Setup of build 77:
## my_fifo
module my_fifo #(
                   parameter DATA_W           = 128      ,         
                   parameter DEPTH            = 16     ,         
                   parameter UPP_TH           = 4      ,         
                   parameter LOW_TH           = 2                
                )
                (
                   input                   clk         ,         
                   input                   rstn        ,         
                   input                   i_wren      ,         
                   input  [DATA_W - 1 : 0] i_wrdata    ,         
                   output                  o_alm_full  ,         
                   output                  o_full      ,         
                   input                   i_rden      ,         
                   output [DATA_W - 1 : 0] o_rddata    ,         
                   output                  o_alm_empty ,         
                   output                  o_empty               
                );
clock: 2.47 ns
lec_check: 0
abc_area: 1
cap_margin: 20
core_margin: 2
core_utilization: 72
cts_cluster_diameter: 93
cts_cluster_size: 10
place_density: 0.42
slew_margin: 20
run.sh (not shown) runs the stock make flow with config.mk's settings and CLKGATE_MAP_FILE=.
Build 77 had finished all stages when the layout checks came back failing, citing negative setup slack.
> inputs changed (build 77 -> build 66)
- ABC_AREA: 1 -> unset
- CTS_CLUSTER_SIZE: 10 -> unset
- CTS_CLUSTER_DIAMETER: 93 -> unset
- CORE_UTILIZATION: 72 -> 60
- PLACE_DENSITY: 0.42 -> 0.6
- the clock period (ns, I/O delays scaled along): 2.47 -> 2.98
[summary]
Finished, but not clean: build 66, with negative setup slack. On worst voltage drop across the vdd grid, build 66 does better than build 77. o_rddata[118] as the end of the critical path was reported by build 77, and o_rddata[124] by build 66. When build 66 is set beside build 77, its relative slew slack turns out to be 3.0 points larger. Per the comparison of build 66 with build 77, flop share of the area higher, post-route cell area lower, final design utilization lower. Final worst-path setup slack, build 66 and build 77: larger value in build 66. Compared with build 77, in build 66 number of clock-tree buffers in the layout up 17%; post-synthesis chip area from yosys down 2600 sq um.
Inputs modified between build 66 and build 62:
- TNS_END_PERCENT newly set to 5
- CTS_CLUSTER_DIAMETER newly set to 375
- CORE_UTILIZATION changed from 60 to 71
- CTS_CLUSTER_SIZE newly set to 25
- PLACE_DENSITY removed (was 0.6)
- the clock period (ns, I/O delays scaled along) changed from 2.98 to 2.47
==> comparison <==
- Build 62: flow complete, layout not clean; failing: negative setup slack
- Going from build 66 to build 62, the slew at the pin closest to its max-slew limit was found to have gone down by 0.013 ns.
- Of the two candidates, build 66 has the better worst hold slack and build 62 the worse one.
- Sort build 62 and build 66 by clock network power share desc -> top: build 66
- Compared with build 66, build 62 shows post-cts repair resize count lower by 187.
- Taking build 62 as 1.0, build 66 lands at 0.883 on non-clock buffer count.
- Build 62 vs build 66: first-pass GRT wire length down by a few percent
- Relative to build 66, weighted congestion at the end of routability-driven global placement increased by about 8% in build 62.
- As far as hold violation count in the final report goes, build 62 and build 66 are indistinguishable; the numbers are identical.
- Post-route total power: lower on build 66
- Of the two candidates, build 66 has the worse area of all placed cells without fillers and build 62 the better one.
--- input diff build 62..build 3 ---
- putting PLACE_DENSITY at 0.6 where nothing was set
- clearing TNS_END_PERCENT, which used to be 5
- clearing CTS_CLUSTER_SIZE, which used to be 25
- clearing CTS_CLUSTER_DIAMETER, which used to be 375
- swapping 71 for 45 in CORE_UTILIZATION
- swapping 2.47 for 4.44 in the clock period (ns, I/O delays scaled along)
[summary]
Build 3 | status: complete | timing, DRC, antenna: pass. Compared with build 62, build 3 shows a lower core utilization at floorplan. Of the two values seen for critical-path cell with the highest stage delay, mux4_2 was produced by build 62 and nand2b_1 by build 3. Total power draw: build 3 < build 62. Re cell count: build 3 is 698 up on build 62. Going from build 62 to build 3, count of buffering cells on the critical path with inverters included shows a reduction of 4, number of gates on the worst path with buffers counted shows a reduction of 4, number of cells on the worst hold path shows a reduction of 1. Build 3 vs build 62: aggregate negative setup slack up in build 3. Diff build 62 and build 3: power per cell area higher in build 62. Changes observed in build 3 relative to build 62: die area moved up, cell area down 2800 sq um.
Relative to build 3, the following input files were edited for build 32:
- CTS_CLUSTER_SIZE newly set to 25
- PLACE_DENSITY removed (was 0.6)
- CORE_UTILIZATION changed from 45 to 72
- TNS_END_PERCENT newly set to 5
- SETUP_SLACK_MARGIN newly set to -0.17
- CTS_CLUSTER_DIAMETER newly set to 375
- the clock period (ns, I/O delays scaled along) changed from 4.44 to 2.47
[summary]
- | build 32 | all stages done | FAIL | negative setup slack |
- Proportion of register bits with asynchronous set or reset after synthesis came out exactly the same in build 3 and build 32.
- | net switching power | higher: build 32 |
- Antenna diode count for build 32 is higher than for build 3.
- The standard cells in build 32 occupy more silicon area than those in build 3 do.
- In the metrics for build 3 and build 32, the one carrying the higher setup total negative slack is build 3.
- On combined global-route utilization of all metal layers: between build 3 and build 32, it ends up higher for build 32.
- After detailed routing, build 3 needs more wire than build 32.
diff inputs: build 32 => build 46
- an added PLACE_DENSITY of 0.65
- a deleted TNS_END_PERCENT that had been 5
- an added ABC_AREA of 1
- a change of CTS_CLUSTER_DIAMETER from 375 to 365
- a change of CTS_CLUSTER_SIZE from 25 to 14
- an added HOLD_SLACK_MARGIN of 0.29
- a change of SETUP_SLACK_MARGIN from -0.17 to -0.16
==> comparison <==
- Delta (build 46 minus build 32): global-route usage now sits higher; well-tap cell count now sits higher; flop share of the area now sits lower; post-layout period usage of the worst path now sits lower; via count of the routed design now sits higher.
- Taking build 32 as the reference, in build 46 wire length of the first global-routing pass has increased, final total power up 20000 uW.
- Build 46: complete, dirty (negative setup slack)

* * *

yarrow:
The RTL this note starts from:
==> flow/design.v <==
module my_fifo #(
                   parameter DATA_W           = 128      ,         
                   parameter DEPTH            = 16     ,         
                   parameter UPP_TH           = 4      ,         
                   parameter LOW_TH           = 2                
                )
                (
                   input                   clk         ,         
                   input                   rstn        ,         
                   input                   i_wren      ,         
                   input  [DATA_W - 1 : 0] i_wrdata    ,         
                   output                  o_alm_full  ,         
                   output                  o_full      ,         
                   input                   i_rden      ,         
                   output [DATA_W - 1 : 0] o_rddata    ,         
                   output                  o_alm_empty ,         
                   output                  o_empty               
                );
logic [DATA_W - 1        : 0] data_rg [DEPTH] ;         
logic [$clog2(DEPTH) - 1 : 0] wrptr_rg        ;         
logic [$clog2(DEPTH) - 1 : 0] rdptr_rg        ;         
logic [$clog2(DEPTH)     : 0] dcount_rg       ;         
logic                         wren_s          ;         
logic                         rden_s          ;         
logic                         full_s          ;         
logic                         empty_s         ;         
always @ (posedge clk) begin
   if (!rstn) begin      
      for (int i = 0; i < DEPTH; i++) begin
         data_rg[i] <= '0 ;
      end
      wrptr_rg  <= 0              ;
      rdptr_rg  <= 0              ;      
      dcount_rg <= 0              ;
   end
   else begin   
      if (wren_s) begin                          
         data_rg [wrptr_rg] <= i_wrdata ;         
         if (wrptr_rg == DEPTH - 1) begin
            wrptr_rg <= 0               ;         
         end
         else begin
            wrptr_rg <= wrptr_rg + 1    ;         
         end
      end
      if (rden_s) begin         
         if (rdptr_rg == DEPTH - 1) begin
            rdptr_rg <= 0               ;         
         end
         else begin
            rdptr_rg <= rdptr_rg + 1    ;         
         end
      end
      if (wren_s && !rden_s) begin                
         dcount_rg <= dcount_rg + 1 ;
      end                    
      else if (!wren_s && rden_s) begin           
         dcount_rg <= dcount_rg - 1 ;         
      end
   end
end
assign full_s      = (dcount_rg == DEPTH) ? 1'b1 : 0                ; 
assign empty_s     = (dcount_rg == 0    ) ? 1'b1 : 0                ;
assign wren_s      = i_wren & !full_s                               ;  
assign rden_s      = i_rden & !empty_s                              ;
assign o_full      = full_s                          ;
assign o_empty     = empty_s                                        ;
assign o_alm_full  = ((dcount_rg > UPP_TH) ? 1'b1 : 0)              ;
assign o_alm_empty = (dcount_rg < LOW_TH) ? 1'b1 : 0                ;  
assign o_rddata    = data_rg [rdptr_rg]                             ;   
endmodule
Settings: LEC_CHECK=0, ABC_AREA=1, CAP_MARGIN=20, CORE_MARGIN=2, CORE_UTILIZATION=72, CTS_CLUSTER_DIAMETER=365, CTS_CLUSTER_SIZE=14, PLACE_DENSITY=0.65, SETUP_SLACK_MARGIN=-0.16, SLEW_MARGIN=20; clock period 2.47 ns.
yarrow: all stages done; final checks FAILED (setup timing).
Input changes introduced in juniper (baseline for comparison: yarrow):
- CTS_CLUSTER_SIZE no longer set, was 14
- CORE_UTILIZATION now 47, was 72
- PLACE_DENSITY now 0.6, was 0.65
- SETUP_SLACK_MARGIN no longer set, was -0.16
- ABC_AREA no longer set, was 1
- CTS_CLUSTER_DIAMETER no longer set, was 365
- the clock period (ns, I/O delays scaled along) now 4.44, was 2.47
Results
juniper finished every stage and its layout cleared the timing, DRC and antenna checks.
| clock sink count | juniper vs yarrow | ≈ equal |
Relative to yarrow, count of non-CTS buffers in the layout decreased by about 56% in juniper.
Leakage power summed over all cells went down by more than 10% going from yarrow to juniper.
Diff yarrow -> juniper: number of cells in the yosys synthesis report -42%; data required time of the worst path moved up; final wirelength -17%.
Global-route wire length before repair went down by more than 10% going from yarrow to juniper.
The lower fill cell total of the finished layout came out of yarrow.
Here is what was changed in the inputs of amber compared with juniper.
- swapping 47 for 71 in CORE_UTILIZATION
- swapping 4.44 for 2.1 in the clock period (ns, I/O delays scaled along)
==> comparison <==
Layout checks on amber: not met. Flow itself completed; violations: setup timing. Delta(first-pass GRT wire length, amber - juniper) < 0. Reported for juniper and amber, area of the mapped netlist turned out identical to the last digit. Summary of the comparison: non-clock buffer count is higher in amber, relative to juniper. Where worst setup slack is concerned, juniper is better than amber. In amber relative to juniper, final standard cell area without fillers had gone up by a little under 10%. | number of buffers created by CTS | amber vs juniper | 7.9% lower |. Clock latency at the later pin of the worst-skew pair sits lower in amber than in juniper.

* * *

try-tundra:
// my_fifo: RTL as listed in full above, without the edits since
export LEC_CHECK = 0
export CAP_MARGIN = 20
export CORE_MARGIN = 2
export CORE_UTILIZATION = 70
export CTS_CLUSTER_SIZE = 86
export HOLD_SLACK_MARGIN = -0.09
export MAX_ROUTING_LAYER = met4
export PLACE_DENSITY = 0.6
export SETUP_SLACK_MARGIN = 0.41
export SLEW_MARGIN = 20
create_clock -name core_clock -period 4.25 [get_ports {clk}]
try-tundra completed; timing, DRC and antenna clean
> inputs changed (try-tundra -> try-nickel)
- a change of CAP_MARGIN from 20 to 25
- an added CELL_PAD_IN_SITES_DETAIL_PLACEMENT of 1
- a change of CORE_UTILIZATION from 70 to 45
- an added PLACE_DENSITY_LB_ADDON of 0.04
- a deleted PLACE_DENSITY that had been 0.6
- a deleted SETUP_SLACK_MARGIN that had been 0.41
- a deleted CTS_CLUSTER_SIZE that had been 86
- an added CORE_ASPECT_RATIO of 1.28
- a change of the clock period (ns, I/O delays scaled along) from 4.25 to 3.72
### Flow results
try-nickel finished every stage; the final checks, however, were not passed, the failures being setup timing. Against try-tundra, try-nickel reports a final worst slack that is lower. Final routed wirelength across all metal layers ended up 17% higher on try-nickel than on try-tundra. Final antenna diode count in try-nickel vs try-tundra: up 7. Going from try-tundra to try-nickel, wire length of the first global-routing pass went up by about 15%, utilization went down by 28 points. Measured against each other, try-tundra and try-nickel differ in floorplan row count, the higher figure coming from try-nickel.
Here is what was changed in the inputs of try-xenon compared with try-nickel.
- a deleted CORE_ASPECT_RATIO that had been 1.28
- a deleted PLACE_DENSITY_LB_ADDON that had been 0.04
- an added PLACE_DENSITY of 0.6
- a change of CAP_MARGIN from 25 to 20
- a deleted CELL_PAD_IN_SITES_DETAIL_PLACEMENT that had been 1
- a deleted MAX_ROUTING_LAYER that had been met4
- a deleted HOLD_SLACK_MARGIN that had been -0.09
- a change of the clock period (ns, I/O delays scaled along) from 3.72 to 4.5
## What came out
- Compared with try-nickel, in try-xenon area enclosed by the die boundary closely matched the old numbers, multi-input combinational area share stayed essentially flat.
- try-xenon: full flow OK, the timing, DRC and antenna checks passed
- Non-clock buffer count on try-xenon is down relative to try-nickel.
- Compared with try-nickel, try-xenon shows a lower met2 capacity usage during global routing.
- Compared with try-nickel, in try-xenon least setup slack across all paths after layout saw an increase; global-route usage fell 4.5 points; final total power shrank by 21%.

* * *

Setup of willow:
// my_fifo: RTL as listed in full above, without the edits since
clock: 2.57 ns
lec_check: 0
abc_area: 0
cap_margin: 20
cell_pad_in_sites_global_placement: 2
core_margin: 6
core_utilization: 42
cts_cluster_diameter: 32
min_routing_layer: met2
place_density_lb_addon: 0.18
setup_slack_margin: 0.49
slew_margin: 20
What the final checks of willow revealed, after a flow that finished every stage, was a layout that fails on negative setup slack.
Input-level comparison between zinc and willow:
Settings: CTS_CLUSTER_DIAMETER removed (was 32); PLACE_DENSITY_LB_ADDON removed (was 0.18); MIN_ROUTING_LAYER removed (was met2); CORE_UTILIZATION changed from 42 to 70; CORE_MARGIN changed from 6 to 2; ABC_AREA removed (was 0); CELL_PAD_IN_SITES_GLOBAL_PLACEMENT removed (was 2); CTS_CLUSTER_SIZE newly set to 25; SETUP_SLACK_MARGIN removed (was 0.49); the clock period (ns, I/O delays scaled along) changed from 2.57 to 2.47.
--- outcome ---
- Every stage of zinc finished as expected; the final checks, on the other hand, flagged negative setup slack, which means the layout fails.
- Diff willow -> zinc | post-detailed-route wirelength per cell | up by a few percent
- Higher H-tree level count was reported by willow, not zinc.
- Summary of zinc over willow: sum of routed wire segments on met1 rose by 92000 um; clock power fell by 51%; utilization of the core after routing rose by 29 points; design area fell by about 10%.
- Against willow, zinc comes in 5.5 points lower on final clock period utilization by the worst path.
- Sort zinc and willow by signed area change from the synthesized netlist to the final layout asc -> top: zinc
- Per the comparison of zinc with willow, cell count saw a decrease; fraction of area in multi-input gates +2.3 points; setup slack at placement increased 0.14 ns.
Changes in onyx relative to zinc:
Settings: CORE_UTILIZATION: 70 -> 72; ABC_AREA: unset -> 1; PLACE_DENSITY: unset -> 0.42; SETUP_SLACK_MARGIN: unset -> 0.16; CAP_MARGIN: 20 -> 0; CTS_CLUSTER_DIAMETER: unset -> 93; CTS_CLUSTER_SIZE: 25 -> 10.
### Flow results
zinc → onyx: part of the power in registers lost 5.1 points, detailed placement HPWL picked up an extra 3.0%.
o_rddata[106] as the critical path capture point was reported by onyx, and o_rddata[125] by zinc.
Library cell contributing the largest single delay on the critical path: sky130_fd_sc_hd__mux4_2 -> zinc, sky130_fd_sc_hd__dfxtp_4 -> onyx
Compared with zinc, onyx shows a power that is 13% higher.
onyx: complete, dirty (negative setup slack)
Per-cell routed wire length ends up lower on onyx.
Compared with zinc, onyx ends up with more cell area.
Edits applied to the flow inputs when going from onyx to lagoon:
Settings: changing CAP_MARGIN from 0 to 20; changing CORE_UTILIZATION from 72 to 65; changing PLACE_DENSITY from 0.42 to 0.6; removing ABC_AREA (formerly 1); removing CTS_CLUSTER_DIAMETER (formerly 93); removing SETUP_SLACK_MARGIN (formerly 0.16); changing CTS_CLUSTER_SIZE from 10 to 33.
### Flow results
Per the comparison of lagoon with onyx, average size of a mapped cell rose 68%; utilization went down by 5.9 points. | lagoon | all stages done | FAIL | negative setup slack |. What lagoon reported for post-layout total power has to be multiplied by 1.09 to get the figure for onyx. lagoon: share of the clock period used by the worst path 9.2 points above onyx.

* * *

try-quartz:
// my_fifo: RTL as listed in full above, without the edits since
clock: 3.45 ns
lec_check: 0
abc_area: 1
cap_margin: 20
cell_pad_in_sites_detail_placement: 0
cell_pad_in_sites_global_placement: 1
core_aspect_ratio: 0.75
core_margin: 2
core_utilization: 69
cts_cluster_size: 78
gpl_routability_driven: 1
hold_slack_margin: 0.26
min_routing_layer: met2
place_density_lb_addon: 0.0
setup_slack_margin: 0.28
slew_margin: 20
try-quartz did not finish: a tool error stopped it during global placement without I/O.
Edits applied to the flow inputs when going from try-quartz to try-garnet:
==> flow/config.mk <==
export PLATFORM = sky130hd
export DESIGN_NAME = my_fifo
export DESIGN_NICKNAME = my_fifo
export VERILOG_FILES = /design/flow/design.v
export SDC_FILE = /design/flow/constraint.sdc
export NUM_CORES = 4
export LEC_CHECK = 0
export CAP_MARGIN = 0
export CELL_PAD_IN_SITES_DETAIL_PLACEMENT = 0
export CORE_ASPECT_RATIO = 1.0
export CORE_MARGIN = 2
export CORE_UTILIZATION = 72
export CTS_CLUSTER_SIZE = 13
export GPL_ROUTABILITY_DRIVEN = 1
export PLACE_DENSITY_LB_ADDON = 0.3
export SETUP_SLACK_MARGIN = 0.4
export SLEW_MARGIN = 20
==> flow/constraint.sdc <==
create_clock -name core_clock -period 2.05 [get_ports {clk}]
set_input_delay 0.4100 -clock core_clock [delete_from_list [all_inputs] [get_ports {clk}]]
set_output_delay 0.4100 -clock core_clock [all_outputs]
set_load 0.01 [all_outputs]
--- outcome ---
try-garnet did not finish: a tool error stopped it during global routing. Relative to try-quartz, the post-synthesis instance area measured on try-garnet has decreased by a few percent. Per the comparison of try-garnet with try-quartz, synthesized cell count shows a reduction of 4150; fraction of synthesized area in multiplexers shows an increase of 13 points; chip area in the Yosys report shows a reduction of about 2.7%; area of the core region shows a reduction of about 6%.
Input-level comparison between try-cedar and try-garnet:
==> flow/config.mk <==
export PLATFORM = sky130hd
export DESIGN_NAME = my_fifo
export DESIGN_NICKNAME = my_fifo
export VERILOG_FILES = /design/flow/design.v
export SDC_FILE = /design/flow/constraint.sdc
export NUM_CORES = 4
export LEC_CHECK = 0
export CAP_MARGIN = 20
export CELL_PAD_IN_SITES_DETAIL_PLACEMENT = 0
export CORE_ASPECT_RATIO = 1.04
export CORE_MARGIN = 2
export CORE_UTILIZATION = 72
export CTS_CLUSTER_SIZE = 58
export GPL_ROUTABILITY_DRIVEN = 1
export PLACE_DENSITY_LB_ADDON = 0.0
export SETUP_SLACK_MARGIN = 0.78
export SLEW_MARGIN = 20
export TNS_END_PERCENT = 60
==> flow/constraint.sdc <==
create_clock -name core_clock -period 2.64 [get_ports {clk}]
set_input_delay 0.5280 -clock core_clock [delete_from_list [all_inputs] [get_ports {clk}]]
set_output_delay 0.5280 -clock core_clock [all_outputs]
set_load 0.01 [all_outputs]
Notes after the runs:
- Although it ran to completion, try-cedar produced a layout that fails the final checks because of negative setup slack.
- Diff try-garnet -> try-cedar: post-placement setup slack has increased, post-synthesis xor/xnor area fraction has remained practically unchanged, async set-or-reset flop fraction in the synthesized netlist has remained practically unchanged, post-synth area from yosys stat has remained practically unchanged, net count after synthesis has remained practically unchanged.
- The vertical die size of try-cedar exceeds that of try-garnet by 2.0%.
#### Input delta (try-ember over try-cedar)
-- flow/config.mk --
<<< try-cedar, line 11
export CORE_MARGIN = 2
export CORE_UTILIZATION = 72
export CTS_CLUSTER_SIZE = 58
export GPL_ROUTABILITY_DRIVEN = 1
export PLACE_DENSITY_LB_ADDON = 0.0
export SETUP_SLACK_MARGIN = 0.78
export SLEW_MARGIN = 20
export TNS_END_PERCENT = 60
>>> try-ember, line 11
export CORE_MARGIN = 2
export CORE_UTILIZATION = 72
export CTS_CLUSTER_SIZE = 21
export GPL_ROUTABILITY_DRIVEN = 1
export PLACE_DENSITY_LB_ADDON = 0.02
export SETUP_SLACK_MARGIN = 0.77
export SLEW_MARGIN = 25
export TNS_END_PERCENT = 70
==> flow/constraint.sdc <==
create_clock -name core_clock -period 2.63 [get_ports {clk}]
set_input_delay 0.5260 -clock core_clock [delete_from_list [all_inputs] [get_ports {clk}]]
set_output_delay 0.5260 -clock core_clock [all_outputs]
set_load 0.01 [all_outputs]
==> comparison <==
FAIL for each of try-ember and try-cedar. The number of nets in the final layout was comparable across try-ember and try-cedar. Against try-cedar as the reference, try-ember delivers a higher buffer count excluding the clock tree in the final layout. o_rddata[110] as the end point of the critical path was reported by try-cedar, and o_rddata[35] by try-ember. try-ember against try-cedar: well tap count level; critical-path maximum fanout saw an increase. try-ember: setup slack is 0.12 ns lower than what try-cedar reported. Summary of try-ember over try-cedar: total power higher, cell area rose 590 µm².
Power figures rest on the tool's default switching activity, not on a simulated workload.
